==> flow/design.v (excerpt) <==
module ARM (
    input clk,
    input rst,
    output [31:0] imem_addr,
    input [31:0] imem_data,
    output [17:0] SRAM_ADDR,
    output [15:0] SRAM_DQ_O,
    input [15:0] SRAM_DQ_I,
    output SRAM_WE_N
);
For scale: roughly 8,900 cells after synthesis, ~950 flip-flops, ~120 I/O pins, roughly 65,000 um2 of cells after synthesis.
Settings: LEC_CHECK=0, ABC_AREA=1, CAP_MARGIN=15, CELL_PAD_IN_SITES_DETAIL_PLACEMENT=2, CORE_ASPECT_RATIO=1.38, CORE_MARGIN=2, CORE_UTILIZATION=40, CTS_CLUSTER_DIAMETER=396, CTS_CLUSTER_SIZE=65, GPL_ROUTABILITY_DRIVEN=0, GPL_TIMING_DRIVEN=1, HOLD_SLACK_MARGIN=0.17, PLACE_DENSITY=0.6, SETUP_SLACK_MARGIN=0.4, SLEW_MARGIN=20; clock period 21.0 ns.
run.sh (not shown) runs the stock make flow with config.mk's settings and CLKGATE_MAP_FILE=.
The first run died in 5_1_grt.
Change:
CELL_PAD_IN_SITES_DETAIL_PLACEMENT = unset   (was 2)
CTS_CLUSTER_DIAMETER = unset   (was 396)
HOLD_SLACK_MARGIN = unset   (was 0.17)
=>
- The changed run passed the timing, DRC and antenna checks
- die area stays the same
- synthesized area does not change
- synthesized cell count does not change
Change:
ABC_AREA = unset   (was 1)
CAP_MARGIN = 20   (was 15)
CORE_ASPECT_RATIO = unset   (was 1.38)
CORE_UTILIZATION = 59   (was 40)
CTS_CLUSTER_SIZE = unset   (was 65)
GPL_ROUTABILITY_DRIVEN = unset   (was 0)
GPL_TIMING_DRIVEN = unset   (was 1)
PLACE_DENSITY = unset   (was 0.6)
SETUP_SLACK_MARGIN = 2.82   (was 0.4)
clock period = 11.7 ns   (was 21.0 ns; I/O delays follow)
Outcome:
- Now the flow never finished: it broke off in 5_1_grt, error GRT-0116
- synthesized cell count went down by 22%
- die area came out lower by 31%
- area after synthesis grows by 1.4%
Change:
CORE_UTILIZATION = 66   (was 59)
SETUP_SLACK_MARGIN = 3.9   (was 2.82)
clock period = 14.1 ns   (was 11.7 ns; I/O delays follow)
=> Now the flow died in 4_1_cts with DPL-0033; synthesized cell count is unchanged; area after synthesis does not change; die size came out lower by roughly a tenth.

========
Setup of run A:
Starting RTL as in the previous note.
==> flow/config.mk <==
export PLATFORM = sky130hd
export DESIGN_NAME = ARM
export DESIGN_NICKNAME = ARM
export VERILOG_FILES = /design/flow/design.v
export SDC_FILE = /design/flow/constraint.sdc
export NUM_CORES = 4
export LEC_CHECK = 0
export CAP_MARGIN = 20
export CORE_MARGIN = 2
export CORE_UTILIZATION = 29
export PLACE_DENSITY = 0.6
export SETUP_SLACK_MARGIN = 0.4
export SLEW_MARGIN = 20
==> flow/constraint.sdc <==
create_clock -name core_clock -period 20.5 [get_ports {clk}]
set_input_delay 4.1000 -clock core_clock [delete_from_list [all_inputs] [get_ports {clk}]]
set_output_delay 4.1000 -clock core_clock [all_outputs]
set_load 0.01 [all_outputs]
Changes in run B relative to run A:
- a change of CORE_UTILIZATION from 29 to 40
- a change of the clock period (ns, I/O delays scaled along) from 20.5 to 21.0
Findings:
Run B reached the final stage; the timing, DRC and antenna checks on its layout passed.
Sort run A and run B by register-to-register slack, descending, and run A comes first.
Setup changes, run B to run C
- changing CORE_UTILIZATION from 40 to 45
- removing SETUP_SLACK_MARGIN (formerly 0.4)
- removing PLACE_DENSITY (formerly 0.6)
- setting TNS_END_PERCENT to 5 for the first time
- changing the clock period (ns, I/O delays scaled along) from 21.0 to 11.4
### Flow results
In run C the implementation ran to completion but is not tape-out ready, as the final checks report negative setup slack. Summary of run C over run B: number of global-route vias before repair went up 6099; number of antenna violations at the first check in global routing shows a reduction of 5; aggregate routed wire length rose by 19 mm. The start point of the critical path comes out mem_reg.MEM_R_en$_SDFFE_PP0N_ in one run and EX_Reg.Dest[0]$_SDFFE_PP0N_ in the other, namely in run B and run C respectively.

========
Starting RTL as in the previous note.
export LEC_CHECK = 0
export CAP_MARGIN = 20
export CORE_MARGIN = 2
export CORE_UTILIZATION = 58
export CTS_CLUSTER_SIZE = 20
export SLEW_MARGIN = 20
export TNS_END_PERCENT = 5
create_clock -name core_clock -period 14.3 [get_ports {clk}]
The first run aborted during 5_1_grt.
Change:
- CORE_UTILIZATION: 58 -> 29
- CTS_CLUSTER_SIZE: 20 -> default
- PLACE_DENSITY: default -> 0.6
- SETUP_SLACK_MARGIN: default -> 0.4
- TNS_END_PERCENT: 5 -> default
- clock period: 14.3 -> 29.2 ns (I/O delays scaled with it)
With this change the flow went through all stages and came out clean.
Area after synthesis stays the same.
Die size grows by 99%.
Synthesized cell count does not change.
Change:
- CORE_UTILIZATION: 29 -> 57
- PLACE_DENSITY: 0.6 -> default
- SETUP_SLACK_MARGIN: 0.4 -> default
- clock period: 29.2 -> 11.7 ns (I/O delays scaled with it)
Outcome: The changed run stopped in 5_1_grt (GRT-0116). Synthesized area is unchanged. Synthesized cell count does not change. Die size shrinks by about 50%.
Change:
- CORE_UTILIZATION: 57 -> 47
- SETUP_SLACK_MARGIN: default -> 2.98
- clock period: 11.7 -> 11.4 ns (I/O delays scaled with it)
The new run ended with an error in 5_1_grt with ODB-0269.
Die area increases by about a fifth.
Synthesized area does not change.
Synthesized cell count does not change.
Change:
- CORE_UTILIZATION: 47 -> 48
- SETUP_SLACK_MARGIN: 2.98 -> -0.25
- clock period: 11.4 -> 13.8 ns (I/O delays scaled with it)
This time the run ran to the end with violations: setup timing. Die size is lower by about 2%. Synthesized area does not change. Synthesized cell count is unchanged.
Change:
- CORE_UTILIZATION: 48 -> 40
- SETUP_SLACK_MARGIN: -0.25 -> 2.98
- clock period: 13.8 -> 11.4 ns (I/O delays scaled with it)
What happened: The changed run finished but fails on setup timing; non-clock buffer count climbs by 237; die area climbs by 20%; wire length climbs by 6.4%.

========
ARM again, from the RTL that the note above started with.
==> flow/design.v (excerpt) <==
module ARM (
    input clk,
    input rst,
    output [31:0] imem_addr,
    input [31:0] imem_data,
    output [17:0] SRAM_ADDR,
    output [15:0] SRAM_DQ_O,
    input [15:0] SRAM_DQ_I,
    output SRAM_WE_N
);
export LEC_CHECK = 0
export CAP_MARGIN = 20
export CORE_MARGIN = 2
export CORE_UTILIZATION = 57
export CTS_CLUSTER_SIZE = 79
export PLACE_DENSITY = 0.6
export SETUP_SLACK_MARGIN = -1.04
export SLEW_MARGIN = 20
export TNS_END_PERCENT = 5
create_clock -name core_clock -period 11.6 [get_ports {clk}]
The starting point stopped in global routing (5_1_grt) (GRT-0116).
==> next run, changes <==
- CORE_UTILIZATION: 57 -> 70
- CTS_CLUSTER_SIZE: 79 -> default
- SETUP_SLACK_MARGIN: -1.04 -> -1.22
- TNS_END_PERCENT: 5 -> default
- clock period: 11.6 -> 11.9 ns (I/O delays scaled with it)
- The changed run did not get past global routing (5_1_grt)
- area after synthesis is unchanged
- die size decreases by about 18%
- synthesized cell count does not change
==> next run, changes <==
- CORE_UTILIZATION: 70 -> 72
- SETUP_SLACK_MARGIN: -1.22 -> -1.13
=> Now the flow stopped in clock tree synthesis (4_1_cts); synthesized cell count stays the same; die size falls by 2.7%; synthesized area is unchanged.
==> next run, changes <==
- CORE_UTILIZATION: 72 -> 40
- SETUP_SLACK_MARGIN: -1.13 -> 0.4
- clock period: 11.9 -> 20.5 ns (I/O delays scaled with it)
The new run completed without violations. Synthesized area does not change. Synthesized cell count does not change. Die area rose by 79%.
==> next run, changes <==
- CORE_UTILIZATION: 40 -> 53
- clock period: 20.5 -> 16.5 ns (I/O delays scaled with it)
Result: Now the flow died in global routing (5_1_grt) (GRT-0116). Die size went down by about 24%. Synthesized area stays the same. Synthesized cell count stays the same.

========
## the reference run
Starting RTL as in the previous note.
export LEC_CHECK = 0
export CAP_MARGIN = 15
export CORE_MARGIN = 2
export CORE_UTILIZATION = 71
export CTS_CLUSTER_DIAMETER = 210
export CTS_CLUSTER_SIZE = 31
export SETUP_SLACK_MARGIN = -1.29
export SLEW_MARGIN = 20
create_clock -name core_clock -period 13.9 [get_ports {clk}]
The reference run did not finish; the tool stopped in detailed placement with error DPL-0033.
Here is what was changed in the inputs of the trial run compared with the reference run.
- changing SETUP_SLACK_MARGIN from -1.29 to 3.72
- changing the clock period (ns, I/O delays scaled along) from 13.9 to 16.1
### Flow results
The log for the trial run ends in clock tree synthesis with error DPL-0033, so the run never completed.
From the reference run to the trial run, complex-gate fraction of the synthesized area did not move at all.
Diff the trial run..the reference run | number of primary I/O pins | unchanged
Delta (the trial run minus the reference run): post-synthesis share of cell area spent on full adders, half adders and majority gates stayed essentially flat; part of the Yosys area used for sequential elements stayed essentially flat; routability-driven placement congestion ratio rose by 2.1%.
The trial run -> the reference run: count of library flops with an enable pin delta 0, exact match
